`flow/config.mk`:
```
export PLATFORM = sky130hd
export DESIGN_NAME = ARM
export DESIGN_NICKNAME = ARM
export VERILOG_FILES = /design/flow/design.v
export SDC_FILE = /design/flow/constraint.sdc
export NUM_CORES = 4
export LEC_CHECK = 0
export ABC_AREA = 0
export CAP_MARGIN = 25
export CELL_PAD_IN_SITES_DETAIL_PLACEMENT = 1
export CORE_MARGIN = 4
export CORE_UTILIZATION = 71
export CTS_CLUSTER_DIAMETER = 196
export CTS_CLUSTER_SIZE = 54
export GPL_ROUTABILITY_DRIVEN = 0
export GPL_TIMING_DRIVEN = 0
export HOLD_SLACK_MARGIN = -0.06
export SLEW_MARGIN = 25
export TNS_END_PERCENT = 20
```
`flow/constraint.sdc`:
```
create_clock -name core_clock -period 8.74 [get_ports {clk}]
set_input_delay 1.7480 -clock core_clock [delete_from_list [all_inputs] [get_ports {clk}]]
set_output_delay 1.7480 -clock core_clock [all_outputs]
set_load 0.01 [all_outputs]
```
`flow/design.v`:
```
module pc_module(
    input [31:0] pc_in,
    input freeze,
    input clk,
    input rst,
    output reg [31:0] pc_out
);
always @(posedge clk, posedge rst) begin
    if (rst == 1) begin
        pc_out <= 0;
    end
    else if(freeze == 1) begin
        pc_out <= pc_out;
    end
    else begin
        pc_out <= pc_in;
    end
end
endmodule 
module adder(
    input [31:0] a,
    input [31:0] b,
    input rst,
    output [31:0] result
);
assign result = rst ? 32'b0: a+b;
endmodule  
module multiplexer(
    input [31:0] a,
    input [31:0] b,
    input select,
    output [31:0] out
);
assign out = select ? b : a;
endmodule  
module instruction_fetch(
    input clk,
    input rst,
    input freeze,
    input branch_taken,
    input [31:0] branch_adr,
    output [31:0] pc_out,
    output [31:0] imem_addr,
    input [31:0] imem_data,
    output [31:0] instruction 
);
wire [31:0] pc_wire;
wire [31:0] mux_out;
wire [31:0] pc_out_wire;
pc_module pcm(.pc_in    (mux_out),.freeze   (freeze && !branch_taken),.clk   (clk),.rst  (rst),.pc_out   (pc_wire));
multiplexer mux(.a  (pc_out_wire),.b    (branch_adr),.select    (branch_taken),.out     (mux_out));
adder adder(.a     (pc_wire),.b    (32'd4), .rst     (rst), .result    (pc_out_wire));
assign imem_addr = pc_wire;
assign instruction = rst ? 32'b0 : imem_data;
assign pc_out = rst ? 32'b0 : pc_out_wire;
endmodule
module instruction_fetch_register(
    input clk,
    input rst,
    input freeze,
    input flush,
    input [31:0] pc_in,
    input [31:0] instruction_in,
    output reg [31:0] pc,
    output reg [31:0] instruction
);
always@(posedge clk, posedge rst) begin
    if (rst) begin
        pc <= 32'b0;
        instruction <= 32'b0;			
    end else if (flush) begin
        pc <= 32'b0;
        instruction <= 32'b0;			
    end
    else if(freeze == 1'b0) begin
        pc <= pc_in;
        instruction <= instruction_in;
    end else begin
        pc <= pc;
        instruction <= instruction;
    end
end
endmodule  
module control_unit (
  input [1:0] mode,
  input [3:0] opcode,
  input s,
  output [3:0] execute_command,
  output mem_read, mem_write,
  output wb_enable,
  output b,
  output update_state
);
  assign update_state = s && mode == 2'b00;
  assign b = (opcode[3] == 1'b0 && mode == 2'b10) ? 1'b1 : 1'b0;
  assign wb_enable = ((mode == 2'b00 && (opcode == 4'b1101 || opcode == 4'b1111 || opcode == 4'b0100 || opcode == 4'b0101 || opcode == 4'b0010 || opcode == 4'b0110 || opcode == 4'b0000 || opcode == 4'b1100 || opcode == 4'b0001)) || (opcode == 4'b0100 && s == 1'b1 && mode == 2'b01)) ? 1'b1 : 0;
  assign mem_read = (opcode == 4'b0100 && mode == 2'b01 && s == 1'b1 ) ? 1 : 0;
  assign mem_write = (opcode == 4'b0100 && mode == 2'b01 && s == 1'b0 ) ? 1 : 0;
  assign execute_command = (opcode == 4'b1101 ? 4'b0001 : (opcode == 4'b1111 ? 4'b1001 : (opcode == 4'b0100 ? 4'b0010 :
   (opcode == 4'b0101 ? 4'b0011 : (opcode == 4'b0010 ? 4'b0100 : (opcode == 4'b0110 ?  4'b0101 : (opcode == 4'b0000 ? 4'b0110 : (opcode == 4'b1100 ? 4'b0111 :
   (opcode == 4'b0001 ? 4'b1000 : (opcode == 4'b1010 ? 4'b0100 : (opcode == 4'b1101 ? 4'b0110 : (opcode == 4'b1000 ? 4'b0110 : 4'b0))))))))))));
endmodule
module condition_check (
    input[3:0] condition,
    input[3:0] condState,
    output check
);
    assign check = ((condition == 4'b0000 && condState[2] == 1'b1) || (condition == 4'b0001 && condState[2] == 1'b0) || (condition == 4'b0010 && condState[1] == 1'b1)
    || (condition == 4'b0011 && condState[1] == 1'b0) || (condition == 4'b0100 && condState[3] == 1'b1) || (condition == 4'b0101 && condState[3] == 1'b0) 
    || (condition == 4'b0110 && condState[0] == 1'b1) || (condition == 4'b0111 && condState[0] == 1'b0) || (condition == 4'b1000 && condState[1] == 1'b1 && condState[2] == 1'b0)
    || (condition == 4'b1001 && (condState[1] == 1'b0 || condState[2] == 1'b1)) || (condition == 4'b1010 && condState[3] == condState[0]) || (condition == 4'b1011 && condState[3] != condState[0]) 
    || (condition == 4'b1100 && condState[2] == 1'b0 && condState[3] == condState[0]) || (condition == 4'b1101 && (condState[2] == 1'b1 || condState[3] != condState[0])) || (condition == 4'b1110) || (condition == 4'b1111)) ? 1'b1 : 1'b0;
endmodule
module register_file ( 
  input clk, rst,
  input[3:0] src1, src2, dest_wb, 
  input[31:0] result_wb, 
  input write_back_enable,
  output [31:0] reg1, reg2
);
  reg[31:0] regs[15:0];
  assign reg1 = (write_back_enable && dest_wb == src1) ? result_wb : regs[src1];
  assign reg2 = (write_back_enable && dest_wb == src2) ? result_wb : regs[src2];
  integer i;
	always @(posedge clk, posedge rst) begin
		if (rst) begin
			for (i = 0; i < 16; i = i + 1) begin
				regs[i] <= i;
			end
		end
		else if (write_back_enable) begin 
			regs[dest_wb] <= result_wb;
		end
	end
endmodule
module instrcution_decode(
    input clk,
    input rst,
    input [31:0] instruction,
    input [31:0] result_wb,
    input write_back_enable,
    input [3:0] dest_wb,
    input hazard,
    input [3:0] sr,
    input [31:0] pc_in,
    output wb_en,
    output mem_r_en,
    output mem_w_en,
    output b,
    output s,
    output [3:0] exec_cmd,
    output [31:0] val_rn,
    output [31:0] val_rm,
    output imm,
    output [11:0] shift_operand,
    output [23:0] signed_imm_24,
    output [3:0] dest,
    output [3:0] src1,
    output [3:0] src2,
    output two_src,
    output [31:0] pc_out
);
assign shift_operand = instruction[11:0];
assign imm = instruction[25];
assign signed_imm_24 = instruction[23:0];
assign pc_out = pc_in;
assign dest = instruction[15:12];
wire check;
wire[3:0] exec_cmd_wire;
wire mem_r_en_wire;
wire mem_w_en_wire;
wire wb_en_wire;
wire b_wire;
wire s_wire;
assign two_src = !instruction[25] || mem_w_en_wire;
control_unit cu(
    .mode   (instruction[27:26]),
    .opcode (instruction[24:21]),
    .s  (instruction[20]),
    .execute_command    (exec_cmd_wire),
    .mem_read   (mem_r_en_wire),
    .mem_write  (mem_w_en_wire),
    .wb_enable  (wb_en_wire),
    .b  (b_wire),
    .update_state   (s_wire)
);
condition_check cc(
    .condition  (instruction[31:28]),
    .condState  (sr),
    .check  (check)
);
wire cond_or_hazard;
assign cond_or_hazard = hazard || !check;
assign s = !cond_or_hazard ? s_wire : 0;
assign b = !cond_or_hazard ? b_wire : 0;
assign wb_en = !cond_or_hazard ? wb_en_wire : 0;
assign mem_w_en = !cond_or_hazard ? mem_w_en_wire : 0;
assign mem_r_en = !cond_or_hazard ? mem_r_en_wire : 0;
wire [3:0] src2_wire;
assign exec_cmd = !cond_or_hazard ? exec_cmd_wire : 0;
assign src1 = instruction[19:16];
assign src2 = src2_wire;
assign src2_wire = mem_w_en_wire ? dest : instruction[3:0];
register_file rf(
    .clk   (clk),
    .rst   (rst),
    .src1  (instruction[19:16]),
    .src2  (src2_wire),
    .dest_wb   (dest_wb),
    .result_wb (result_wb),
    .write_back_enable (write_back_enable),
    .reg1  (val_rn),
    .reg2  (val_rm)
);
endmodule  
module instruction_decode_register(
    input clk,
    input rst,
    input flush,
    input wb_en_in,
    input mem_r_en_in,
    input mem_w_en_in,
    input b_in,
    input s_in,
    input [3:0] exe_cmd_in,
    input [31:0] pc_in,
    input [31:0] val_rn_in,
    input [31:0] val_rm_in,
    input imm_in,
    input [11:0] shift_operand_in,
    input [23:0] signed_imm_24_in,
    input [3:0] dest_in,
    input [3:0] sr_in,
    input [3:0] src1_in,
    input [3:0] src2_in,
    output reg wb_en,
    output reg mem_r_en,
    output reg mem_w_en,
    output reg b,
    output reg s,
    output reg [3:0] exe_cmd,
    output reg [31:0] pc,
    output reg [31:0] val_rn,
    output reg [31:0] val_rm,
    output reg imm,
    output reg [11:0] shift_operand,
    output reg [23:0] signed_imm_24,
    output reg [3:0] dest,
    output reg [3:0] sr_out,
    output reg [3:0] src1_out,
    output reg [3:0] src2_out
);
always@(posedge clk, posedge rst) begin
    if (rst) begin
        wb_en <= 0;
        mem_r_en <= 0;
        mem_w_en <= 0;
        b <= 0;
        s <= 0;
        exe_cmd <= 0;
        pc <= 0;
        val_rm <= 0;
        val_rn <= 0;
        imm <= 0;
        shift_operand <= 0;
        signed_imm_24 <= 0;
        dest <= 0;
        src1_out <= 0;
        src2_out <= 0;
        sr_out <= 0;
    end else if (flush) begin
        wb_en <= 0;
        mem_r_en <= 0;
        mem_w_en <= 0;
        b <= 0;
        s <= 0;
        exe_cmd <= 0;
        pc <= 0;
        val_rm <= 0;
        val_rn <= 0;
        imm <= 0;
        shift_operand <= 0;
        signed_imm_24 <= 0;
        dest <= 0;
        src1_out <= 0;
        src2_out <= 0;
        sr_out <= 0;
    end else begin
        wb_en <= wb_en_in;
        mem_r_en <= mem_r_en_in;
        mem_w_en <= mem_w_en_in;
        b <= b_in;
        s <= s_in;
        exe_cmd <= exe_cmd_in;
        pc <= pc_in;
        val_rm <= val_rm_in;
        val_rn <= val_rn_in;
        imm <= imm_in;
        shift_operand <= shift_operand_in;
        signed_imm_24 <= signed_imm_24_in;
        dest <= dest_in;
        src1_out <= src1_in;
        src2_out <= src2_in;
        sr_out <= sr_in;
    end
end
endmodule  
module alu(
    input[3:0] exec_command,
    input[31:0] in1,
    input[31:0] in2,
    input carry_in,
    output[31:0] result,
    output c,
    output n,
    output z,
    output v
);
    wire [32:0] result_extend;
    wire [32:0] in1_extend;
    wire [32:0] in2_extend;
    assign in1_extend = {in1[31],in1};
    assign in2_extend = {in2[31],in2};
    assign result_extend = exec_command == 4'b0001 ? in2_extend : (exec_command == 4'b1001 ? ~in2_extend : (exec_command == 4'b0010 ? (in2_extend + in1_extend) : 
    (exec_command == 4'b0011 ? (in1_extend + in2_extend + carry_in) : (exec_command == 4'b0100 ? (in1_extend - in2_extend) : (exec_command == 4'b0101 ? (in1_extend - in2_extend - 1) : 
    (exec_command == 4'b0110 ? (in1_extend & in2_extend) : (exec_command == 4'b0111 ? (in1_extend | in2_extend) : (exec_command == 4'b1000 ? (in2_extend ^ in1_extend) : 
    (in1_extend))))))))) ;
    assign result = result_extend[31:0];
    assign c = result_extend[32] == 1'b1 && result_extend[31] == 1'b0;
    assign n = result[31];
    assign z = (result == 0);
    assign v = ((exec_command == 4'b0010 || exec_command == 4'b0011) && in1[31] == in2[31] && in1[31] != result[31]) || ((exec_command == 4'b0100 || exec_command == 4'b0101) && in1[31] == ~in2[31] && in1[31] != result[31]);
endmodule  
module val2_gen(
    input[31:0] val_rm,
    input imm,
    input mem_en,
    input [11:0] shift_operand,
    output reg [31:0] result
);
wire [31:0] imm8 = {24'b0, shift_operand[7:0]};
wire [4:0] imm_rot = {shift_operand[11:8], 1'b0};
wire [4:0] sh_amt = shift_operand[11:7];
wire [63:0] imm_dbl = {imm8, imm8} >> imm_rot;
wire [63:0] rm_dbl = {val_rm, val_rm} >> sh_amt;
always @(*) begin
    if(mem_en == 1) begin
       result = {20'b0, shift_operand};
    end
    else if (imm == 1) begin
        result = imm_dbl[31:0];
    end else if(imm == 0 && shift_operand[4] == 0) begin
        case (shift_operand[6:5])
            2'b00: result = val_rm << sh_amt;
            2'b01: result = val_rm >> sh_amt;
            2'b10: result = val_rm >>> sh_amt;
            default: result = rm_dbl[31:0];
        endcase
    end else begin
        result = val_rm;
    end
end
endmodule
module status_register(
    input clk,
    input rst,
    input n,
    input z,
    input c,
    input v,
    input s,
    output [3:0] cond
);
reg[3:0] cond_reg;
always @(posedge clk, posedge rst) begin
    if(rst == 1'b1) begin
        cond_reg <= 4'b0;
    end else if (s == 1'b1) begin
        cond_reg <= {n,z,c,v};
    end
end
assign cond = s == 1'b1 ? {n,z,c,v} : cond_reg;
endmodule
module execution(
    input clk,
    input rst,
    input s,
    input [3:0] exec_cmd,
    input mem_r_en, mem_w_en,
    input [31:0] pc,
    input [31:0] val_rn,val_rm,
    input imm,
    input [11:0] shift_operand,
    input [23:0] signed_imm_24,
    input [3:0] sr,
    output[31:0] alu_result,br_addr,
    output[3:0] status,
    output[31:0] val_rm_out
);
wire[31:0] signed_imm_24_extended;
assign signed_imm_24_extended = {signed_imm_24[23],signed_imm_24[23],signed_imm_24[23],signed_imm_24[23],signed_imm_24[23],signed_imm_24[23],signed_imm_24[23],signed_imm_24[23],signed_imm_24};
assign br_addr = pc + (signed_imm_24_extended << 2);
wire mem_en;
wire c,n,z,v;
assign mem_en = mem_r_en | mem_w_en;
wire [31:0] mux_before_alu_out_wire;
wire[31:0] val2_gen_wire;
val2_gen val2_gen(
    .val_rm (val_rm_out),
    .imm    (imm),
    .mem_en (mem_en),
    .shift_operand  (shift_operand),
    .result (val2_gen_wire)
);
alu alu(
    .exec_command (exec_cmd),
    .in1    (mux_before_alu_out_wire),
    .in2    (val2_gen_wire),
    .carry_in   (sr[1]),
    .result (alu_result),
    .c  (c),
    .n  (n),
    .z  (z),
    .v  (v)
);
status_register sreg(
    .clk   (clk),
    .rst   (rst),
    .n (n),
    .z (z),
    .c (c),
    .v (v),
    .s (s),
    .cond  (status)
);
assign val_rm_out = val_rm;
assign mux_before_alu_out_wire = val_rn;
endmodule 
module execution_register(
    input clk,
    input rst,
    input wb_en_in,
    input mem_r_en_in,
    input mem_w_en_in,
    input [31:0] alu_result_in,
    input [31:0] st_val_in,
    input [3:0] dest_in,
    output reg wb_en,
    output reg mem_r_en,
    output reg mem_w_en,
    output reg [31:0] alu_result,
    output reg [31:0] st_val,
    output reg [3:0] dest
);
always @(posedge clk, posedge rst) begin
    if (rst) begin
        wb_en <= 0;
        mem_r_en <= 0;
        mem_w_en <= 0;
        alu_result <= 0;
        st_val <= 0;
        dest <= 0;
    end else begin
        wb_en <= wb_en_in;
        mem_r_en <= mem_r_en_in;
        mem_w_en <= mem_w_en_in;
        alu_result <= alu_result_in;
        st_val <= st_val_in;
        dest <= dest_in;
    end
end
endmodule  
module memory_register(
    input clk,
    input rst,
    input wb_en_in,
    input mem_r_en_in,
    input [31:0] alu_result_in,
    input [31:0] mem_read_value_in,
    input [3:0] dest_in,
    output reg [31:0] alu_result,
    output reg [31:0] mem_read_value,
    output reg [3:0] dest,
    output reg wb_en,
    output reg mem_r_en
);
always @(posedge clk, posedge rst) begin
    if (rst) begin
        alu_result <= 0;
        mem_read_value <= 0;
        dest <= 0;
        wb_en <= 0;
        mem_r_en <= 0;
    end else begin
        dest <= dest_in;
        mem_read_value <= mem_read_value_in;
        alu_result <= alu_result_in;
        wb_en <= wb_en_in;
        mem_r_en <= mem_r_en_in;
    end
end
endmodule  
module write_back(
    input [31:0] alu_result,
    input [31:0] mem_result,
    input mem_r_en,
    output [31:0] out
);
assign out = mem_r_en ? mem_result : alu_result;
endmodule  
module hazard_detection_unit_old(
    input [3:0] src1,
    input [3:0] src2,
    input [3:0] exe_dest,
    input exe_wb_en,
    input mem_wb_en,
    input two_src,
    input [3:0] mem_dest,
    output reg hazard_detected
);
always @(*) begin
    if(mem_wb_en && src1 == mem_dest) begin
        hazard_detected <= 1;
    end else if(exe_wb_en && src1 == exe_dest) begin
        hazard_detected <= 1;
    end else if(two_src && mem_wb_en && src2 == mem_dest) begin
        hazard_detected <= 1;
    end else if(two_src && exe_wb_en && src2 == exe_dest) begin
        hazard_detected <= 1;
    end else begin
        hazard_detected <= 0;
    end
end
endmodule  
module ARM(
    input clk,
    input rst,
    output [31:0] imem_addr,
    input [31:0] imem_data,
    output [31:0] dmem_addr,
    output [31:0] dmem_wdata,
    output dmem_we,
    input [31:0] dmem_rdata
);
wire hazard;
wire branch_taken;
wire [31:0] branch_adr;
wire [31:0] pc_if_out;
wire [31:0] instruction_if_out;
instruction_fetch inst_fetch(
	.clk	(clk),
	.rst	(rst),
	.freeze	(hazard),
	.branch_taken	(branch_taken),
	.branch_adr	(branch_adr),
	.pc_out	(pc_if_out),
	.imem_addr	(imem_addr),
	.imem_data	(imem_data),
	.instruction	(instruction_if_out)
);
wire [31:0] pc_if_reg_out;
wire [31:0] instruction_if_reg_out;
instruction_fetch_register inst_fetch_reg(
	.clk	(clk),
	.rst	(rst),
	.freeze	(hazard),
	.flush	(branch_taken),
	.pc_in(pc_if_out),
	.instruction_in	(instruction_if_out),
	.pc	(pc_if_reg_out),
	.instruction	(instruction_if_reg_out)
);
wire[31:0] result_wb;
wire write_back_enable;
wire [3:0] dest_wb;
wire [3:0] sr;
wire wb_en_id_out;
wire mem_r_en_id_out;
wire mem_w_en_id_out;
wire b_id_out;
wire s_id_out;
wire [3:0] exec_cmd_id_out;
wire [31:0] val_rn_id_out;
wire [31:0] val_rm_id_out;
wire imm_id_out;
wire [11:0] shift_operand_id_out;
wire [23:0] signed_imm_24_id_out;
wire [3:0] dest_id_out;
wire [3:0] src1_id_out;
wire [3:0] src2_id_out;
wire two_src_id_out;
wire [31:0] pc_id_out;
instrcution_decode inst_decode(
	.clk	(clk),
	.rst	(rst),
	.instruction	(instruction_if_reg_out),
	.result_wb	(result_wb),
	.write_back_enable	(write_back_enable),
	.dest_wb	(dest_wb),
	.hazard	(hazard),
	.sr	(sr),
	.pc_in	(pc_if_reg_out),
	.wb_en	(wb_en_id_out),
	.mem_r_en	(mem_r_en_id_out),
	.mem_w_en	(mem_w_en_id_out),
	.b	(b_id_out),
	.s	(s_id_out),
	.exec_cmd	(exec_cmd_id_out),
	.val_rn	(val_rn_id_out),
	.val_rm	(val_rm_id_out),
	.imm		(imm_id_out),
	.shift_operand	(shift_operand_id_out),
	.signed_imm_24	(signed_imm_24_id_out),
	.dest	(dest_id_out),
	.src1	(src1_id_out),
	.src2	(src2_id_out),
	.two_src	(two_src_id_out),
	.pc_out	(pc_id_out)
);
wire wb_en_id_reg_out;
wire mem_r_en_id_reg_out;
wire mem_w_en_id_reg_out;
wire b_id_reg_out;
wire s_id_reg_out;
wire [3:0] exe_cmd_id_reg_out;
wire [31:0] pc_id_reg_out;
wire [31:0] val_rn_id_reg_out;
wire [31:0] val_rm_id_reg_out;
wire imm_id_reg_out;
wire [11:0] shift_operand_id_reg_out;
wire [23:0] signed_imm_24_id_reg_out;
wire [3:0] dest_id_reg_out;
wire [3:0] sr_id_reg_out;
wire [3:0] src1_id_reg_out;
wire [3:0] src2_id_reg_out;
instruction_decode_register inst_decode_reg(
	.clk	(clk),
	.rst	(rst),
	.flush	(branch_taken),
	.wb_en_in	(wb_en_id_out),
	.mem_r_en_in	(mem_r_en_id_out),
	.mem_w_en_in	(mem_w_en_id_out),
	.b_in	(b_id_out),
	.s_in	(s_id_out),
	.exe_cmd_in	(exec_cmd_id_out),
	.pc_in	(pc_id_out),
	.val_rn_in	(val_rn_id_out),
	.val_rm_in	(val_rm_id_out),
	.imm_in	(imm_id_out),
	.shift_operand_in	(shift_operand_id_out),
	.signed_imm_24_in	(signed_imm_24_id_out),
	.dest_in	(dest_id_out),
	.sr_in	(sr),
	.src1_in	(src1_id_out),
	.src2_in	(src2_id_out),
	.wb_en	(wb_en_id_reg_out),
	.mem_r_en	(mem_r_en_id_reg_out),
	.mem_w_en	(mem_w_en_id_reg_out),
	.b (branch_taken),
	.s (s_id_reg_out),
	.exe_cmd	(exe_cmd_id_reg_out),
	.pc	(pc_id_reg_out),
	.val_rn	(val_rn_id_reg_out),
	.val_rm	(val_rm_id_reg_out),
	.imm	(imm_id_reg_out),
	.shift_operand	(shift_operand_id_reg_out),
	.signed_imm_24	(signed_imm_24_id_reg_out),
	.dest	(dest_id_reg_out),
	.sr_out	(sr_id_reg_out),
	.src1_out	(src1_id_reg_out),
	.src2_out	(src2_id_reg_out)
);
wire [31:0] alu_result_exe_reg_out;
wire [31:0] alu_result_exe_out;
wire [31:0] val_rm_exe_out;
execution exe(
	.clk	(clk),
	.rst 	(rst),
	.s	(s_id_reg_out),
	.exec_cmd	(exe_cmd_id_reg_out),
	.mem_r_en	(mem_r_en_id_reg_out),
	.mem_w_en	(mem_w_en_id_reg_out),
	.pc	(pc_id_reg_out),
	.val_rn	(val_rn_id_reg_out),
	.val_rm	(val_rm_id_reg_out),
	.imm	(imm_id_reg_out),
	.shift_operand	(shift_operand_id_reg_out),
	.signed_imm_24	(signed_imm_24_id_reg_out),
	.sr	(sr_id_reg_out),
	.alu_result	(alu_result_exe_out),
	.br_addr	(branch_adr),
	.status	(sr),
	.val_rm_out	(val_rm_exe_out)
);
wire wb_en_exe_reg_out;
wire mem_r_en_exe_reg_out;
wire mem_w_en_exe_reg_out;
wire [3:0] dest_exe_reg_out;
wire [31:0] val_rm_exe_reg_out;
execution_register exe_reg(
	.clk	(clk),
	.rst	(rst),
	.wb_en_in	(wb_en_id_reg_out),
	.mem_r_en_in	(mem_r_en_id_reg_out),
	.mem_w_en_in	(mem_w_en_id_reg_out),
	.alu_result_in	(alu_result_exe_out),
	.st_val_in	(val_rm_exe_out),
	.dest_in	(dest_id_reg_out),
	.wb_en	(wb_en_exe_reg_out),
	.mem_r_en	(mem_r_en_exe_reg_out),
	.mem_w_en	(mem_w_en_exe_reg_out),
	.alu_result	(alu_result_exe_reg_out),
	.st_val	(val_rm_exe_reg_out),
	.dest	(dest_exe_reg_out)
);
wire [31:0] mem_result_out;
assign dmem_addr = alu_result_exe_reg_out;
assign dmem_wdata = val_rm_exe_reg_out;
assign dmem_we = mem_w_en_exe_reg_out;
assign mem_result_out = mem_r_en_exe_reg_out ? dmem_rdata : 32'b0;
wire [31:0] alu_result_mem_reg_out;
wire [31:0] mem_read_val_mem_reg_out;
wire mem_r_en_mem_reg_out;
memory_register mem_reg(
	.clk	(clk),
	.rst	(rst),
	.wb_en_in	(wb_en_exe_reg_out),
	.mem_r_en_in	(mem_r_en_exe_reg_out),
	.alu_result_in	(alu_result_exe_reg_out),
	.mem_read_value_in	(mem_result_out),
	.dest_in	(dest_exe_reg_out),
	.alu_result	(alu_result_mem_reg_out),
	.mem_read_value	(mem_read_val_mem_reg_out),
	.dest	(dest_wb),
	.wb_en	(write_back_enable),
	.mem_r_en	(mem_r_en_mem_reg_out)
);
write_back wb(
	.alu_result	(alu_result_mem_reg_out),
	.mem_result	(mem_read_val_mem_reg_out),
	.mem_r_en	(mem_r_en_mem_reg_out),
	.out	(result_wb)
);
hazard_detection_unit_old hdu(
	.src1	(src1_id_out),
	.src2	(src2_id_out),
	.exe_dest	(dest_id_reg_out),
	.exe_wb_en	(wb_en_id_reg_out),
	.mem_wb_en	(wb_en_exe_reg_out),
	.two_src	(two_src_id_out),
	.mem_dest	(dest_exe_reg_out),
	.hazard_detected	(hazard)
);
endmodule  
```
`flow/run.sh`:
```
#!/bin/bash
# the make line also repeats each setting of config.mk as NAME=value (left out here)
make -C /OpenROAD-flow-scripts/flow DESIGN_CONFIG=/design/flow/config.mk WORK_HOME=/design/flow/orfs CLKGATE_MAP_FILE= finish
```
==> results of run 1 <==
==> metrics by stage <==
stage	setup TNS [ns]
2_1_floorplan	-4530.38
3_3_place_gp	-8643.32
==> GITHUB_STEP_SUMMARY, run 1 <==
## Implementation flow summary

| Metric | Value |
|---|---|
| Die area | `83700 um2` |
| Status | `aborted with a tool error` |
| # IOs | `163` |
| Largest area contributor in the netlist | `dfrtp_1` |
| Dominant comb cell | `AND-OR/OR-AND gates` |
| Yosys stat area | `56200 um2` |
| Complex Gates by Area | `0.258` |
| Sequential area share after synthesis | `0.397` |
| Simple share | `0.168` |
| Die Height | `289 um` |
| Fp util | `0.720` |
| Rows | `102` |
| Post-synth EDFFs | `0` |
| Yosys adder share | `0.0298` |
| Error | `[ERROR DPL-0033] detailed placement checks failed during check placement.` |
| Async SR Flop Fraction | `1.00` |
| Yosys top cell by instances | `dfrtp_1` |
| Core area | `78000 um2` |
| Port buffer count | `162` |
| Mapped Cells | `6320` |
| Halt Stage | `3_5_place_dp` |
| Top cells by count | `dfrtp_1, nor2_1, a21oi_1` |
| Distinct lib cells used | `124` |
| Yosys cell count | `6320` |
| Commonest flop | `dfrtp_1` |
| Top cells by area | `dfrtp_1, a21oi_1, nor2_1, a22oi_1, o21ai_0` |
| Yosys top cell area share | `0.382` |
| Multiplexer share | `0.0771` |
| Synthesized area per cell | `8.89 um2` |
| Area of the mapped netlist | `56200 um2` |
| Ys flops | `889` |
| Post-synthesis xor/xnor area fraction | `0.0187` |
| Floorplan net count | `6518` |
| Yosys warns | `10` |
| Die Wd | `289 um` |
==> run 2: changes to the inputs <==
Settings changed: ABC_AREA 0 to default, CAP_MARGIN 25 to 20, CELL_PAD_IN_SITES_DETAIL_PLACEMENT 1 to default, CORE_MARGIN 4 to 2, CORE_UTILIZATION 71 to 40, CTS_CLUSTER_DIAMETER 196 to default, CTS_CLUSTER_SIZE 54 to default, GPL_ROUTABILITY_DRIVEN 0 to default, GPL_TIMING_DRIVEN 0 to default, HOLD_SLACK_MARGIN -0.06 to default, SLEW_MARGIN 25 to 20, TNS_END_PERCENT 20 to default.
Clock period 8.74 ns to 11.0 ns, I/O delays scaled along.
==> run 2 against run 1 <==
  * The run now finishes clean
  * Synthesized area unchanged
  * Synthesized cell count did not move
  * Die size rose by 71%
==> GITHUB_STEP_SUMMARY, run 2 <==
### Metrics collected by this job

| Metric | Value |
|---|---|
| Dominant comb cell | `AND-OR/OR-AND gates` |
| Yosys top cell area share | `0.382` |
| R2R Setup Slk | `0.94 ns` |
| Mapped Cells | `6320` |
| Die Wd | `379 um` |
| DR pass1 iterations | `8` |
| Setup TNS | `0 ns` |
| Top cells by count | `dfrtp_1, nor2_1, a21oi_1` |
| CTS root buf | `clkbuf_16` |
| Worst setup path startpoint | `inst_decode_reg.shift_operand[7]$_DFF_PP0_` |
| Minimum clock period after layout | `10.06 ns` |
| Post-route ant nets | `0` |
| Fp util | `0.403` |
| Global route overflow | `0` |
| Max FO, Critical Path | `35` |
| Distinct lib cells used | `124` |
| Detailed placer's ending HPWL | `171000 um` |
| Hold path endpoint | `mem_reg.alu_result[11]$_DFF_PP0_` |
| Sequential area share after synthesis | `0.397` |
| Die Height | `379 um` |
| Critical Path Source Type | `flop` |
| Largest area contributor in the netlist | `dfrtp_1` |
| Aggregate global-route resource usage | `0.358` |
| Htree depth | `3` |
| CP delay by family, top | `simple AND/OR/NAND/NOR gates` |
| Multiplexer share | `0.0771` |
| Core area | `139000 um2` |
| Port buffer count | `162` |
| Max stage delay on crit path | `0.90 ns` |
| Final Wtd Congestion | `1.07` |
| Yosys warns | `10` |
| Worst setup path end | `inst_decode_reg.exe_cmd[8]$_DFF_PP0_` |
| Fin crit share | `0.915` |
| Crit path buffers/inverters | `2` |
| WL per Instance | `32.0 um` |
| Worst Slack Setup Final | `0.940 ns` |
| Finished Core Util | `0.454` |
| Crit-path most repeated cell | `nor4_1` |
| Post-synthesis xor/xnor area fraction | `0.0187` |
| Post CTS Setup Buffer Count | `0` |
| Final hold violation count | `0` |
| Hold_buf cts | `0` |
| Ys flops | `889` |
| WHS Path Cells | `0` |
| Die area | `143000 um2` |
| Clock Path Buffers | `3` |
| Async SR Flop Fraction | `1.00` |
| Global-route wire length before repair | `376000 um` |
| Post-Place Worst Slack | `1.20 ns` |
| Number of global-route vias before repair | `52.0k` |
| Slew HR | `0.247` |
| Status | `complete, no violations` |
| CTS tree | `done` |
| Total CTS buffers | `98` |
| Stages on the worst setup path | `26` |
| Min-delay src | `exe_reg.alu_result[11]$_DFF_PP0_` |
| Area of the mapped netlist | `56200 um2` |
| # nets final | `6449` |
| Worst r2r src | `inst_decode_reg.shift_operand[7]$_DFF_PP0_` |
| Post-synth EDFFs | `0` |
| Log Warnings | `84` |
| Drt initial violations | `8098` |
| Crit path DRT | `11.62 ns` |
| Antenna violations before repair | `7` |
| RSZ-0062 raised after global routing | `no` |
| Yosys stat area | `56200 um2` |
| R2R depth | `26` |
| Commonest flop | `dfrtp_1` |
| Post-CTS Resized | `0` |
| Top cells by area | `dfrtp_1, a21oi_1, nor2_1, a22oi_1, o21ai_0` |
| Critical Path AT | `10.68 ns` |
| Yosys cell count | `6320` |
| Final WL | `263000 um` |
| CP endpoint kind | `flop` |
| Num Clock Sinks | `889` |
| # IOs | `163` |
| Largest net degree at the start of global routing | `171` |
| Max-Cap Viols | `0` |
| Late-Pin Clk Latency | `0.75 ns` |
| End of the worst register-to-register path | `inst_decode_reg.exe_cmd[8]$_DFF_PP0_` |
| Yosys top cell by instances | `dfrtp_1` |
| Critical path type | `flop to flop` |
| Synthesized area per cell | `8.89 um2` |
| Vias post-DR | `55.0k` |
| Yosys adder share | `0.0298` |
| Final max-slew violation count | `0` |
| Slowest CP cell | `a2111oi_2` |
| Worst-margin pin slew | `1.10 ns` |
| Simple share | `0.168` |
| Worst Hold Class | `flop to flop` |
| Floorplan net count | `6518` |
| Fmax | `99.4 MHz` |
| Final setup viols | `0` |
| Complex Gates by Area | `0.258` |
| Clk slew on worst S/H paths | `0.06 ns` |
| Final Skew | `0.0482 ns` |
| Final hold slack | `0.393 ns` |
| Vias per cell | `6.70` |
| DRC | `0` |
| Rows | `137` |
| Synth-to-Final Area Change | `12.7%` |
run 2: final cells by class:
cell class / instances / area (um2)
antenna: 3 / 7.51
clock buffer: 149 / 2950
clock inverter: 35 / 547
fill: 13400 / 76100
inverter: 148 / 559
multi-input combinational: 4758 / 31400
sequential: 889 / 22300
tap: 1876 / 2350
timing repair buffer: 356 / 3180
run 2: layer usage:
layer	up-vias	wire length, um	GRT usage
li1	23400	-	-
met1	27000	108000	0.501
met2	3841	108000	0.509
met3	773	32200	0.101
met4	6	14600	0.168
met5	-	45	0
run 2: through the flow:
step	area [um2]	instances
floorplan	56200	6320
global placement	59800	8026
detailed placement	59800	8027
CTS	63300	8211
global route	63300	8211
finish	63300	8214
==> run 3: changes to the inputs <==
Settings changed: ABC_AREA from default to 1.
Clock period 11.0 ns to 13.8 ns, I/O delays scaled along.
==> run 3 against run 2 <==
  * Still clean on timing, DRC and antenna
  * Count of clock-buffer cells in the layout increased by 2
  * Core utilization down 0.65 points
  * Final cell count increased by 22%
  * Critical path type unchanged
==> GITHUB_STEP_SUMMARY, run 3 <==
### Metrics collected by this job

| Metric | Value |
|---|---|
| Final setup viols | `0` |
| Top cells by count | `nand2_1, inv_1, dfrtp_1` |
| Max stage delay on crit path | `0.62 ns` |
| Critical path type | `flop to flop` |
| # nets final | `8265` |
| Simple share | `0.253` |
| End of the worst register-to-register path | `inst_decode_reg.exe_cmd[3]$_DFF_PP0_` |
| Stages on the worst setup path | `46` |
| Largest area contributor in the netlist | `dfrtp_1` |
| WL per Instance | `25.2 um` |
| Yosys adder share | `0.0290` |
| Worst Hold Class | `flop to flop` |
| Yosys warns | `10` |
| CTS tree | `done` |
| Vias post-DR | `59.3k` |
| Top cells by area | `dfrtp_1, nand2_1, inv_1, o21ai_0, nand3_1` |
| Complex Gates by Area | `0.192` |
| Yosys cell count | `8143` |
| Worst setup path startpoint | `inst_decode_reg.shift_operand[7]$_DFF_PP0_` |
| Final WL | `254000 um` |
| Fin crit share | `0.632` |
| Yosys stat area | `57700 um2` |
| Global-route wire length before repair | `372000 um` |
| Drt initial violations | `8117` |
| Final Skew | `0.0882 ns` |
| Post-CTS Resized | `0` |
| CP delay by family, top | `simple AND/OR/NAND/NOR gates` |
| CP endpoint kind | `flop` |
| Minimum clock period after layout | `8.72 ns` |
| R2R depth | `46` |
| Final Wtd Congestion | `1.10` |
| Post-synth EDFFs | `0` |
| # IOs | `163` |
| WHS Path Cells | `0` |
| Non-filler cells, final | `10.1k` |
| Crit-path most repeated cell | `nand2_1` |
| Placed cells | `9868` |
| Worst setup path end | `inst_decode_reg.exe_cmd[3]$_DFF_PP0_` |
| Die Height | `384 um` |
| Slew HR | `0.267` |
| R2R Setup Slk | `5.08 ns` |
| Aggregate global-route resource usage | `0.338` |
| Dominant comb cell | `simple AND/OR/NAND/NOR gates` |
| Largest net degree at the start of global routing | `139` |
| RSZ-0062 raised after global routing | `no` |
| Number of global-route vias before repair | `55.5k` |
| Multiplexer share | `0.0221` |
| Post-synthesis xor/xnor area fraction | `0.00574` |
| Min-delay src | `exe_reg.alu_result[25]$_DFF_PP0_` |
| Crit path buffers/inverters | `4` |
| Distinct lib cells used | `71` |
| Die Wd | `384 um` |
| Sequential area share after synthesis | `0.386` |
| Port buffer count | `162` |
| Clk slew on worst S/H paths | `0.07 ns` |
| Final max-slew violation count | `0` |
| Synthesized area per cell | `7.09 um2` |
| Fmax | `115 MHz` |
| Floorplan net count | `8341` |
| Log Warnings | `75` |
| Slowest CP cell | `nor2_1` |
| Post-route ant nets | `0` |
| Crit path DRT | `14.41 ns` |
| Worst r2r src | `inst_decode_reg.shift_operand[7]$_DFF_PP0_` |
| DRC | `0` |
| Fp util | `0.402` |
| Synth-to-Final Area Change | `11.3%` |
| Finished Core Util | `0.448` |
| Rows | `139` |
| Max-Cap Viols | `0` |
| Global route overflow | `0` |
| Mapped Cells | `8143` |
| Worst-margin pin slew | `1.09 ns` |
| Yosys top cell area share | `0.372` |
| Antenna violations before repair | `12` |
| Status | `complete, no violations` |
| Htree depth | `3` |
| CTS root buf | `clkbuf_16` |
| Max FO, Critical Path | `78` |
| Num Clock Sinks | `889` |
| Final hold slack | `0.381 ns` |
| Die area | `147000 um2` |
| Total CTS buffers | `100` |
| Async SR Flop Fraction | `1.00` |
| Final hold violation count | `0` |
| Critical Path AT | `9.33 ns` |
| Core area | `143000 um2` |
| Late-Pin Clk Latency | `0.77 ns` |
| DR pass1 iterations | `6` |
| Commonest flop | `dfrtp_1` |
| Detailed placer's ending HPWL | `178000 um` |
| Yosys top cell by instances | `nand2_1` |
| Hold_buf cts | `0` |
| Hold path endpoint | `mem_reg.alu_result[25]$_DFF_PP0_` |
| Clock Path Buffers | `3` |
| Vias per cell | `5.90` |
| Area of the mapped netlist | `57700 um2` |
| Ys flops | `889` |
| Critical Path Source Type | `flop` |
| Post CTS Setup Buffer Count | `0` |
-- run 3: through the flow --
step / setup WS (ns) / setup TNS, ns / cell area [um2]
6_report: 5.08 / 0 / 64200
5_1_grt: 4.58 / 0 / 64200
4_1_cts: 5.44 / 0 / 64200
3_5_place_dp: 5.42 / 0 / 60800
3_3_place_gp: 5.29 / 0 / 60800
2_1_floorplan: -1.16 / -993.68 / 57700
-- run 3: metal layers --
layer	vias up	part of all wire	GRT usage
met3	627	0.11	0.0809
met1	28400	0.43	0.482
met5	-	0.000051	0
met4	2	0.051	0.153
met2	3491	0.41	0.482
li1	26800	-	-
-- run 3: cell type report --
cell class                 count  area [um2]
antenna                        2        5.00
inverter                    1192        4480
multi-input combinational   5607       29200
timing repair buffer         277        2500
clock inverter                32         487
tap                         1903        2380
sequential                   889       22300
fill                       14700       79300
clock buffer                 151        2890
==> run 4: changes to the inputs <==
Settings changed: CELL_PAD_IN_SITES_DETAIL_PLACEMENT from default to 1, CELL_PAD_IN_SITES_GLOBAL_PLACEMENT from default to 0, CORE_UTILIZATION 40 to 61, CTS_CLUSTER_DIAMETER from default to 299, MAX_ROUTING_LAYER from default to met4, MIN_ROUTING_LAYER from default to met2, SETUP_SLACK_MARGIN from default to 1.35, SLEW_MARGIN 20 to 30, TNS_END_PERCENT from default to 95.
Clock period 13.8 ns to 5.76 ns, I/O delays scaled along.
==> run 4 against run 3 <==
  * The flow now stops in 3_5_place_dp
  * Die size decreased by 34%
  * Synthesized cell count stayed put
  * Synthesized area unchanged
==> GITHUB_STEP_SUMMARY, run 4 <==
## Implementation flow summary

| Metric | Value |
|---|---|
| Status | `aborted with a tool error` |
| Halt Stage | `3_5_place_dp` |
| Error | `[ERROR DPL-0033] detailed placement checks failed during check placement.` |
| Mapped Cells | `8143` |
| Ys flops | `889` |
| Complex Gates by Area | `0.192` |
| Floorplan net count | `8341` |
| Synthesized area per cell | `7.09 um2` |
| Die Wd | `312 um` |
| Fp util | `0.617` |
| Sequential area share after synthesis | `0.386` |
| Core area | `93600 um2` |
| Yosys top cell area share | `0.372` |
| Post-synthesis xor/xnor area fraction | `0.00574` |
| Yosys warns | `10` |
| # IOs | `163` |
| Final Wtd Congestion | `1.38` |
| Area of the mapped netlist | `57700 um2` |
| Port buffer count | `162` |
| Dominant comb cell | `simple AND/OR/NAND/NOR gates` |
| Yosys adder share | `0.0290` |
| Distinct lib cells used | `71` |
| Multiplexer share | `0.0221` |
| Yosys stat area | `57700 um2` |
| Rows | `112` |
| Largest area contributor in the netlist | `dfrtp_1` |
| Simple share | `0.253` |
| Top cells by area | `dfrtp_1, nand2_1, inv_1, o21ai_0, nand3_1` |
| Commonest flop | `dfrtp_1` |
| Async SR Flop Fraction | `1.00` |
| Post-synth EDFFs | `0` |
| Top cells by count | `nand2_1, inv_1, dfrtp_1` |
| Yosys top cell by instances | `nand2_1` |
| Yosys cell count | `8143` |
| Die area | `97100 um2` |
| Die Height | `312 um` |
## run 4: stage by stage
step                    hold WS (ns)  setup TNS, ns  cells  setup WS, ns
after global placement         0.359         -20.67  10100         -1.42
after floorplan                0.354       -6637.27   8143         -7.59
==> run 5: changes to the inputs <==
Settings changed: ABC_AREA 1 to default, CELL_PAD_IN_SITES_DETAIL_PLACEMENT 1 to default, CELL_PAD_IN_SITES_GLOBAL_PLACEMENT 0 to default, CORE_UTILIZATION 61 to 67, CTS_CLUSTER_DIAMETER 299 to default, CTS_CLUSTER_SIZE from default to 37, MAX_ROUTING_LAYER met4 to default, MIN_ROUTING_LAYER met2 to default, SETUP_SLACK_MARGIN 1.35 to -0.05, SLEW_MARGIN 30 to 20, TNS_END_PERCENT 95 to default.
Clock period 5.76 ns to 8.0 ns, I/O delays scaled along.
==> run 5 against run 4 <==
  * The flow stops in 5_1_grt
  * Synthesized cell count fell by 22%
  * Synthesized area fell by 2.7%
  * Die size fell by 11%
==> GITHUB_STEP_SUMMARY, run 5 <==
## Implementation flow summary

| Metric | Value |
|---|---|
| Status | `aborted with a tool error` |
| Halt Stage | `5_1_grt` |
| Error | `[ERROR GRT-0232] Routing congestion too high. Check the congestion heatmap in the GUI.` |
| Global route overflow | `149` |
| Top cells by count | `dfrtp_1, nor2_1, a21oi_1` |
| Area of the mapped netlist | `56200 um2` |
| Fp util | `0.674` |
| Rows | `106` |
| # IOs | `163` |
| Core area | `83300 um2` |
| Htree depth | `3` |
| Total CTS buffers | `88` |
| Clock Path Buffers | `3` |
| Commonest flop | `dfrtp_1` |
| Die area | `86200 um2` |
| Top cells by area | `dfrtp_1, a21oi_1, nor2_1, a22oi_1, o21ai_0` |
| Post-synthesis xor/xnor area fraction | `0.0187` |
| Floorplan net count | `6518` |
| Dominant comb cell | `AND-OR/OR-AND gates` |
| Yosys warns | `10` |
| Synthesized area per cell | `8.89 um2` |
| Mapped Cells | `6320` |
| Sequential area share after synthesis | `0.397` |
| Yosys top cell area share | `0.382` |
| Ys flops | `889` |
| Post-Place Worst Slack | `-0.718 ns` |
| Simple share | `0.168` |
| Post-synth EDFFs | `0` |
| Yosys adder share | `0.0298` |
| CTS root buf | `clkbuf_16` |
| Async SR Flop Fraction | `1.00` |
| Hold_buf cts | `0` |
| Die Height | `294 um` |
| Multiplexer share | `0.0771` |
| Yosys top cell by instances | `dfrtp_1` |
| Aggregate global-route resource usage | `0.803` |
| Yosys cell count | `6320` |
| Port buffer count | `162` |
| Num Clock Sinks | `889` |
| Die Wd | `294 um` |
| Final Wtd Congestion | `1.17` |
| Yosys stat area | `56200 um2` |
| Complex Gates by Area | `0.258` |
| Distinct lib cells used | `124` |
| Detailed placer's ending HPWL | `177000 um` |
| Largest area contributor in the netlist | `dfrtp_1` |
| Placed Area | `65000 um2` |
## run 5: layer usage
metal | GRT overflow | GRT usage
met4 | 68 | 0.768
met2 | 66 | 0.933
met1 | 6 | 0.823
met3 | 7 | 0.681
met5 | 2 | 0.369
## run 5: repair_timing
| item | CTS |
|---|---|
| pin swaps | 51 |
| cloned | 4 |
| endpoints found under the setup margin | 14 |
| gates resized | 230 |
| endpoints found under the hold margin | 0 |
| setup buffers | 44 |
## run 5: per-stage QoR
step | instances | hold WS [ns]
floorplan | 6320 | 0.352
global placement | 8024 | 0.377
detailed placement | 8025 | 0.361
CTS | 8230 | 0.347
==> run 6: changes to the inputs <==
Settings changed: CORE_UTILIZATION 67 to 66, CTS_CLUSTER_DIAMETER from default to 35, CTS_CLUSTER_SIZE 37 to 39, SETUP_SLACK_MARGIN -0.05 to default.
Clock period 8.0 ns to 7.55 ns, I/O delays scaled along.
==> run 6 against run 5 <==
  * The flow again stops in 5_1_grt
  * Die size grew 1.5%
  * Synthesized area is the same
  * Synthesized cell count is the same
==> GITHUB_STEP_SUMMARY, run 6 <==
## Implementation flow summary

| Metric | Value |
|---|---|
| Error | `[ERROR GRT-0232] Routing congestion too high. Check the congestion heatmap in the GUI.` |
| Multiplexer share | `0.0771` |
| Die Wd | `296 um` |
| Yosys top cell by instances | `dfrtp_1` |
| Synthesized area per cell | `8.89 um2` |
| Hold_buf cts | `0` |
| # IOs | `163` |
| Largest area contributor in the netlist | `dfrtp_1` |
| Yosys adder share | `0.0298` |
| Yosys top cell area share | `0.382` |
| Async SR Flop Fraction | `1.00` |
| Yosys warns | `10` |
| Total CTS buffers | `119` |
| Global route overflow | `272` |
| Die Height | `296 um` |
| Ys flops | `889` |
| Clock Path Buffers | `3` |
| Core area | `84000 um2` |
| Placed cells | `8143` |
| Simple share | `0.168` |
| Halt Stage | `5_1_grt` |
| Num Clock Sinks | `889` |
| CTS root buf | `clkbuf_16` |
| Port buffer count | `162` |
| Rows | `106` |
| Post-synthesis xor/xnor area fraction | `0.0187` |
| Aggregate global-route resource usage | `0.843` |
| Status | `aborted with a tool error` |
| Area of the mapped netlist | `56200 um2` |
| Detailed placer's ending HPWL | `177000 um` |
| Yosys stat area | `56200 um2` |
| Post-synth EDFFs | `0` |
| Sequential area share after synthesis | `0.397` |
| Dominant comb cell | `AND-OR/OR-AND gates` |
| Distinct lib cells used | `124` |
| Htree depth | `3` |
| Top cells by area | `dfrtp_1, a21oi_1, nor2_1, a22oi_1, o21ai_0` |
| Yosys cell count | `6320` |
| Complex Gates by Area | `0.258` |
| Top cells by count | `dfrtp_1, nor2_1, a21oi_1` |
| Final Wtd Congestion | `1.20` |
| Floorplan net count | `6518` |
| Fp util | `0.669` |
| Mapped Cells | `6320` |
| Commonest flop | `dfrtp_1` |
| Die area | `87400 um2` |
## run 6: layer usage
| metal | GRT overflow | GRT usage |
|---|---|---|
| met5 | 6 | 0.523 |
| met4 | 90 | 0.790 |
| met3 | 34 | 0.768 |
| met2 | 111 | 0.937 |
| met1 | 31 | 0.862 |
## run 6: timing repair
action                                  4_1_cts
gates resized                               216
cloned                                        1
pin swaps                                    87
buffers inserted                             71
endpoints found under the setup margin       15
## run 6: per-stage QoR
step,worst slack (ns),cell area [um2]
after detailed placement,-1.27,65600
after floorplan,-8.36,56300
after global placement,-1.06,65600
after CTS,-0.460,71600
==> run 7: changes to the inputs <==
Settings changed: CAP_MARGIN 20 to 25, CORE_ASPECT_RATIO from default to 1.71, CORE_MARGIN 2 to 3, CORE_UTILIZATION 66 to 38, CTS_CLUSTER_DIAMETER 35 to 59, CTS_CLUSTER_SIZE 39 to 60, GPL_TIMING_DRIVEN from default to 0, HOLD_SLACK_MARGIN from default to 0.06, PLACE_DENSITY_LB_ADDON from default to 0.08, SETUP_SLACK_MARGIN from default to 0.36, TNS_END_PERCENT from default to 30.
Clock period 7.55 ns to 11.0 ns, I/O delays scaled along.
==> run 7 against run 6 <==
  * The run now finishes clean
  * Synthesized cell count stayed put
  * Synthesized area stayed put
  * Die size is 75% higher
==> GITHUB_STEP_SUMMARY, run 7 <==
### Metrics collected by this job

| Metric | Value |
|---|---|
| Status | `complete, no violations` |
| Largest net degree at the start of global routing | `37` |
| Fp util | `0.384` |
| Worst setup path startpoint | `inst_decode_reg.shift_operand[10]$_DFF_PP0_` |
| Mapped Cells | `6320` |
| Crit path buffers/inverters | `10` |
| Final WL | `366000 um` |
| Core area | `146000 um2` |
| # nets final | `6851` |
| Clock Path Buffers | `3` |
| Max stage delay on crit path | `0.72 ns` |
| Ys flops | `889` |
| Drt initial violations | `8913` |
| Crit path DRT | `11.65 ns` |
| Yosys top cell area share | `0.382` |
| DRC | `0` |
| Vias per cell | `7.01` |
| Yosys warns | `10` |
| Stages on the worst setup path | `33` |
| Post-Place Worst Slack | `-1.91 ns` |
| Distinct lib cells used | `124` |
| Aggregate global-route resource usage | `0.467` |
| Clk slew on worst S/H paths | `0.12 ns` |
| Post-synthesis xor/xnor area fraction | `0.0187` |
| Vias post-DR | `60.9k` |
| Final Wtd Congestion | `1.11` |
| Top cells by count | `dfrtp_1, nor2_1, a21oi_1` |
| Max-Cap Viols | `0` |
| Minimum clock period after layout | `10.68 ns` |
| Die Height | `509 um` |
| Final hold violation count | `0` |
| Worst r2r src | `inst_decode_reg.shift_operand[10]$_DFF_PP0_` |
| Hold path endpoint | `exe_reg.wb_en$_DFF_PP0_` |
| Yosys stat area | `56200 um2` |
| Post-route ant nets | `0` |
| WL per Instance | `42.2 um` |
| Simple share | `0.168` |
| Worst Hold Class | `flop to flop` |
| Die Wd | `300 um` |
| Yosys cell count | `6320` |
| Multiplexer share | `0.0771` |
| Hold_buf cts | `0` |
| Global route overflow | `0` |
| Commonest flop | `dfrtp_1` |
| Sequential area share after synthesis | `0.397` |
| Total CTS buffers | `60` |
| WHS Path Cells | `0` |
| Htree depth | `2` |
| Port buffer count | `162` |
| Floorplan net count | `6518` |
| R2R Setup Slk | `0.32 ns` |
| Crit-path most repeated cell | `buf_2` |
| Critical Path AT | `11.32 ns` |
| Fin crit share | `0.971` |
| Fmax | `93.7 MHz` |
| Worst setup path end | `inst_decode_reg.wb_en$_DFF_PP0_` |
| Die area | `153000 um2` |
| Finished Core Util | `0.447` |
| Worst-margin pin slew | `1.25 ns` |
| Yosys top cell by instances | `dfrtp_1` |
| Min-delay src | `inst_decode_reg.wb_en$_DFF_PP0_` |
| End of the worst register-to-register path | `inst_decode_reg.wb_en$_DFF_PP0_` |
| Num Clock Sinks | `889` |
| Top cells by area | `dfrtp_1, a21oi_1, nor2_1, a22oi_1, o21ai_0` |
| Dominant comb cell | `AND-OR/OR-AND gates` |
| Slew HR | `0.169` |
| Number of global-route vias before repair | `58.0k` |
| Synth-to-Final Area Change | `16.2%` |
| CP delay by family, top | `AND-OR/OR-AND gates` |
| Detailed placer's ending HPWL | `277000 um` |
| Synthesized area per cell | `8.89 um2` |
| Post-synth EDFFs | `0` |
| Critical path type | `flop to flop` |
| Final setup viols | `0` |
| Setup TNS | `0 ns` |
| Complex Gates by Area | `0.258` |
| Rows | `183` |
| Antenna violations before repair | `49` |
| CTS tree | `done` |
| Late-Pin Clk Latency | `0.84 ns` |
| Yosys adder share | `0.0298` |
| Slowest CP cell | `o211ai_1` |
| CTS root buf | `clkbuf_16` |
| Final max-slew violation count | `0` |
| R2R depth | `33` |
| Final Skew | `0.146 ns` |
| CP endpoint kind | `flop` |
| Critical Path Source Type | `flop` |
| Async SR Flop Fraction | `1.00` |
| Max FO, Critical Path | `10` |
| # IOs | `163` |
| Worst Slack Setup Final | `0.323 ns` |
| Log Warnings | `72` |
| Area of the mapped netlist | `56200 um2` |
| Global-route wire length before repair | `492000 um` |
| Largest area contributor in the netlist | `dfrtp_1` |
| RSZ-0062 raised after global routing | `no` |
| DR pass1 iterations | `9` |
-- run 7: timing repair --
action                     4_1_cts  5_1_grt
buffers inserted                 6       10
pin swaps                        6        8
resized                         71       56
setup endpoints to repair       19       14
-- run 7: cell type report --
class | count | area (um2)
Fill cell | 14600 | 80800
Multi-Input combinational cell | 4758 | 31700
Sequential cell | 889 | 22300
Timing Repair Buffer | 271 | 3080
Buffer | 525 | 2560
Tap cell | 1942 | 2430
Clock buffer | 61 | 1520
Clock inverter | 51 | 1020
Inverter | 148 | 559
Antenna cell | 32 | 80.1
-- run 7: metrics by stage --
stage          cell area [um2]  hold slack, ns  std cells
6_report                 65200           0.371       8677
5_1_grt                  65200           0.390       8653
4_1_cts                  64800           0.365       8629
3_5_place_dp             61900           0.360       8511
3_3_place_gp             60200           0.363       8424
2_1_floorplan            56200           0.352       6320
-- run 7: routing by layer --
| metal | global-route usage | wire, um |
|---|---|---|
| met5 | 0.00635 | 275 |
| met4 | 0.503 | 50600 |
| met3 | 0.135 | 36300 |
| met2 | 0.721 | 160000 |
| met1 | 0.488 | 118000 |
==> run 8: changes to the inputs <==
Settings changed: ABC_AREA from default to 1, CAP_MARGIN 25 to 30, CELL_PAD_IN_SITES_GLOBAL_PLACEMENT from default to 2, CORE_ASPECT_RATIO 1.71 to default, CORE_MARGIN 3 to 2, CORE_UTILIZATION 38 to 40, CTS_CLUSTER_DIAMETER 59 to 91, CTS_CLUSTER_SIZE 60 to default, GPL_TIMING_DRIVEN 0 to default, HOLD_SLACK_MARGIN 0.06 to 0.17, MAX_ROUTING_LAYER from default to met4, MIN_ROUTING_LAYER from default to met1, PLACE_DENSITY_LB_ADDON 0.08 to 0.17, SETUP_SLACK_MARGIN 0.36 to default, SLEW_MARGIN 20 to 5, TNS_END_PERCENT 30 to default.
Clock period 11.0 ns to 13.8 ns, I/O delays scaled along.
==> run 8 against run 7 <==
  * Final area decreased by 0.75%
  * First-iteration DRC count is 32% lower
  * Hold slack improved by 0.0091 ns
  * Routed wire length decreased by 26%
  * Critical path depth is 13 higher
  * Global-route usage shrank 9.3 points
  * Via count fell by 3.5%
  * Core utilization rose by 0.47 points
==> GITHUB_STEP_SUMMARY, run 8 <==
### Metrics collected by this job

| Metric | Value |
|---|---|
| Hold_buf cts | `0` |
| Critical Path Source Type | `flop` |
| Global route overflow | `0` |
| Flop area | `22300 um2` |
| R2R depth | `46` |
| CTS tree | `done` |
| WHS Path Cells | `0` |
| Multiplexer share | `0.0221` |
| Slowest CP cell | `dfrtp_2` |
| Largest area contributor in the netlist | `dfrtp_1` |
| Hold path endpoint | `mem_reg.alu_result[13]$_DFF_PP0_` |
| Commonest flop | `dfrtp_1` |
| DR pass1 iterations | `9` |
| # nets final | `8278` |
| Fin crit share | `0.635` |
| Setup TNS | `0 ns` |
| Yosys warns | `10` |
| Final WL | `272000 um` |
| Post-synth EDFFs | `0` |
| Yosys cell count | `8143` |
| Yosys top cell by instances | `nand2_1` |
| Top cells by count | `nand2_1, inv_1, dfrtp_1` |
| Area of the mapped netlist | `57700 um2` |
| # IOs | `163` |
| Worst-margin pin slew | `1.08 ns` |
| Crit path DRT | `14.38 ns` |
| Final setup viols | `0` |
| Stages on the worst setup path | `46` |
| Post CTS Setup Buffer Count | `0` |
| Multi-input gate area | `29200 um2` |
| Final Skew | `0.0746 ns` |
| Post-CTS Resized | `0` |
| Placed Area | `60900 um2` |
| Rows | `139` |
| Number of global-route vias before repair | `55.4k` |
| Floorplan net count | `8341` |
| Distinct lib cells used | `71` |
| Worst setup path end | `inst_decode_reg.b$_DFF_PP0_` |
| Clock Path Buffers | `3` |
| Post-route cell area | `64800 um2` |
| Antenna violations before repair | `16` |
| RSZ-0062 raised after global routing | `no` |
| Status | `complete, no violations` |
| Min-delay src | `exe_reg.alu_result[13]$_DFF_PP0_` |
| Simple share | `0.253` |
| Vias post-DR | `58.8k` |
| Post-synthesis xor/xnor area fraction | `0.00574` |
| Die Wd | `384 um` |
| CP endpoint kind | `flop` |
| Max-Cap Viols | `0` |
| Max stage delay on crit path | `0.68 ns` |
| Async SR Flop Fraction | `1.00` |
| Crit path buffers/inverters | `4` |
| Worst setup path startpoint | `inst_decode_reg.shift_operand[8]$_DFF_PP0_` |
| Slew HR | `0.278` |
| Critical path type | `flop to flop` |
| Fmax | `114 MHz` |
| Dominant comb cell | `simple AND/OR/NAND/NOR gates` |
| Minimum clock period after layout | `8.77 ns` |
| Synth-to-Final Area Change | `12.2%` |
| Fp util | `0.402` |
| Final hold violation count | `0` |
| Detailed placer's ending HPWL | `193000 um` |
| Aggregate global-route resource usage | `0.374` |
| Drt initial violations | `6079` |
| DRC | `0` |
| Final Wtd Congestion | `1.01` |
| CP delay by family, top | `simple AND/OR/NAND/NOR gates` |
| Top cells by area | `dfrtp_1, nand2_1, inv_1, o21ai_0, nand3_1` |
| Synthesized area per cell | `7.09 um2` |
| Complex Gates by Area | `0.192` |
| WL per Instance | `27.0 um` |
| Log Warnings | `81` |
| Critical Path AT | `9.35 ns` |
| Yosys stat area | `57700 um2` |
| # fillers | `14.8k` |
| Sequential area share after synthesis | `0.386` |
| Mapped Cells | `8143` |
| Clk slew on worst S/H paths | `0.06 ns` |
| Die Height | `384 um` |
| Post-route ant nets | `0` |
| Worst r2r src | `inst_decode_reg.shift_operand[8]$_DFF_PP0_` |
| CTS root buf | `clkbuf_16` |
| Htree depth | `3` |
| Worst Slack Setup Final | `5.03 ns` |
| Core area | `143000 um2` |
| End of the worst register-to-register path | `inst_decode_reg.b$_DFF_PP0_` |
| Crit-path most repeated cell | `nand2_1` |
| Yosys top cell area share | `0.372` |
| Largest net degree at the start of global routing | `157` |
| Yosys adder share | `0.0290` |
| Ys flops | `889` |
| Worst Hold Class | `flop to flop` |
| Die area | `147000 um2` |
| Post-Place Worst Slack | `5.17 ns` |
| Num Clock Sinks | `889` |
| Late-Pin Clk Latency | `0.76 ns` |
| Global-route wire length before repair | `392000 um` |
| Vias per cell | `5.83` |
| Total CTS buffers | `102` |
| Port buffer count | `162` |
| R2R Setup Slk | `5.03 ns` |
| Max FO, Critical Path | `56` |
| Final max-slew violation count | `0` |
run 8: area by class of cell:
| cell class | count | area share |
|---|---|---|
| well taps | 1903 | 0.0368 |
| flip-flops and latches | 889 | 0.344 |
| clock buffers | 142 | 0.0445 |
| inverters | 1192 | 0.0692 |
| repair buffers | 288 | 0.0417 |
| diodes | 13 | 0.000502 |
| multi-input cells | 5607 | 0.450 |
| clock inverters | 48 | 0.0126 |
run 8: metal layers:
metal / vias to the layer above / global-route usage / wire length [um]
li1: 26800 / - / -
met4: 0 / 0.176 / 14800
met5: - / - / 0
met2: 2771 / 0.575 / 123000
met3: 673 / 0.0552 / 20400
met1: 28500 / 0.484 / 114000
run 8: stage by stage:
stage | utilization | std cells | hold slack, ns
after floorplan | - | 8143 | 0.354
after global placement | 0.424 | 9872 | 0.358
after detailed placement | 0.425 | 9874 | 0.364
after CTS | 0.450 | 10100 | 0.384
after global routing | 0.451 | 10100 | 0.402
final | 0.451 | 10100 | 0.380
==> run 9: changes to the inputs <==
Settings changed: CAP_MARGIN 30 to 20, CELL_PAD_IN_SITES_GLOBAL_PLACEMENT 2 to default, CORE_UTILIZATION 40 to 56, CTS_CLUSTER_DIAMETER 91 to 323, CTS_CLUSTER_SIZE from default to 19, GPL_ROUTABILITY_DRIVEN from default to 1, HOLD_SLACK_MARGIN 0.17 to default, MAX_ROUTING_LAYER met4 to default, MIN_ROUTING_LAYER met1 to default, PLACE_DENSITY_LB_ADDON 0.17 to 0.19, SLEW_MARGIN 5 to 25, TNS_END_PERCENT from default to 35.
Clock period 13.8 ns to 6.13 ns, I/O delays scaled along.
==> run 9 against run 8 <==
  * Now fails the layout checks on setup timing
  * Global-route usage rose by 9.1 points
  * Count of clock-buffer cells in the layout shrank 71
  * Final cell count grew 2.6%
  * Register-to-register slack got worse by 5.8 ns
  * Core utilization increased by 24 points
==> GITHUB_STEP_SUMMARY, run 9 <==
### Metrics collected by this job

| Metric | Value |
|---|---|
| Post-synth EDFFs | `0` |
| Vias post-DR | `64.1k` |
| Dominant comb cell | `simple AND/OR/NAND/NOR gates` |
| Layout Check Fails | `setup timing` |
| WHS Path Cells | `0` |
| Routing usage on met1 | `0.642` |
| R2R Setup Slk | `-0.73 ns` |
| Final setup viols | `15` |
| Hold path endpoint | `mem_reg.alu_result[21]$_DFF_PP0_` |
| # fillers | `8805` |
| Non-filler cells, final | `10.3k` |
| Final WL | `252000 um` |
| Worst setup path end | `inst_decode_reg.mem_w_en$_DFF_PP0_` |
| DR pass1 iterations | `10` |
| Yosys adder share | `0.0290` |
| Most crowded layer after global routing | `met2` |
| Largest area contributor in the netlist | `dfrtp_1` |
| WL per Instance | `24.4 um` |
| Yosys top cell area share | `0.372` |
| Clock Path Buffers | `3` |
| Floorplan net count | `8341` |
| Grt met3 use | `0.161` |
| Post-Place Worst Slack | `-1.09 ns` |
| Sequential area share after synthesis | `0.386` |
| Crit path buffers/inverters | `6` |
| Distinct lib cells used | `71` |
| Worst Slack Setup Final | `-0.729 ns` |
| Flop area | `22300 um2` |
| Detailed placer's ending HPWL | `181000 um` |
| Placed cells | `10.2k` |
| Total CTS buffers | `52` |
| Antenna violations before repair | `8` |
| Critical Path Source Type | `flop` |
| CP endpoint kind | `flop` |
| Critical Path AT | `7.41 ns` |
| Core area | `102000 um2` |
| RSZ-0062 raised after global routing | `yes` |
| Slew HR | `0.241` |
| End of the worst register-to-register path | `inst_decode_reg.mem_w_en$_DFF_PP0_` |
| Drt initial violations | `9388` |
| Final hold slack | `0.383 ns` |
| Async SR Flop Fraction | `1.00` |
| Global route overflow | `0` |
| Stages on the worst setup path | `49` |
| Max-Cap Viols | `0` |
| Num Clock Sinks | `889` |
| Fin crit share | `1.12` |
| Final Skew | `0.0576 ns` |
| Status | `complete, but fails checks` |
| Die Height | `325 um` |
| Synthesized area per cell | `7.09 um2` |
| Multiplexer share | `0.0221` |
| Yosys top cell by instances | `nand2_1` |
| Number of global-route vias before repair | `60.8k` |
| Complex Gates by Area | `0.192` |
| Top cells by count | `nand2_1, inv_1, dfrtp_1` |
| Global-route wire length before repair | `373000 um` |
| Commonest flop | `dfrtp_1` |
| Final Wtd Congestion | `1.08` |
| CTS tree | `done` |
| Hold_buf cts | `0` |
| CTS root buf | `clkbuf_16` |
| Fmax | `146 MHz` |
| Top cells by area | `dfrtp_1, nand2_1, inv_1, o21ai_0, nand3_1` |
| R2R depth | `49` |
| Clk slew on worst S/H paths | `0.10 ns` |
| Crit path DRT | `6.68 ns` |
| Mapped Cells | `8143` |
| Critical path type | `flop to flop` |
| Worst-margin pin slew | `1.14 ns` |
| Max stage delay on crit path | `0.52 ns` |
| Yosys cell count | `8143` |
| Post-synthesis xor/xnor area fraction | `0.00574` |
| Rows | `117` |
| Met2 Track Usage GR | `0.645` |
| # nets final | `9145` |
| Yosys warns | `10` |
| Yosys stat area | `57700 um2` |
| Minimum clock period after layout | `6.86 ns` |
| Multi-input gate area | `30200 um2` |
| Late-Pin Clk Latency | `0.71 ns` |
| Ys flops | `889` |
| Htree depth | `2` |
| # IOs | `163` |
| Aggregate global-route resource usage | `0.465` |
| Log Warnings | `89` |
| Port buffer count | `162` |
| Simple share | `0.253` |
| Max FO, Critical Path | `8` |
| Worst r2r src | `inst_decode_reg.shift_operand[7]$_DFF_PP0_` |
| Die area | `106000 um2` |
## run 9: metal layers
layer  vias to the layer above  routed length [um]
met2                      4790               99800
li1                      28500                   -
met1                     29900               98200
met4                         4               15000
met5                         -                  27
met3                       937               39200
## run 9: repair_timing
action | in CTS | in global routing
hold endpoints to repair | 0 | 0
setup endpoints to repair | 17 | 21
setup buffers | 12 | 8
pin swaps | 25 | 42
gates cloned | 3 | 0
gates resized | 188 | 91
## run 9: per-stage QoR
step / util / TNS (ns) / area [um2]
5_1_grt: 0.688 / -13.88 / 70200
3_3_place_gp: 0.660 / -17.12 / 67400
4_1_cts: 0.684 / -4.09 / 69800
3_5_place_dp: 0.660 / -15.76 / 67400
2_1_floorplan: - / -6374.13 / 57700
6_report: 0.688 / -9.85 / 70200
## run 9: cell type report
cell class,count,share of cell area
Antenna cell,7,0.000249
Clock buffer,71,0.0198
Clock inverter,3,0.000980
Inverter,1192,0.0639
Multi-Input combinational cell,5607,0.430
Sequential cell,889,0.317
Tap cell,1368,0.0244
Timing Repair Buffer,1205,0.143
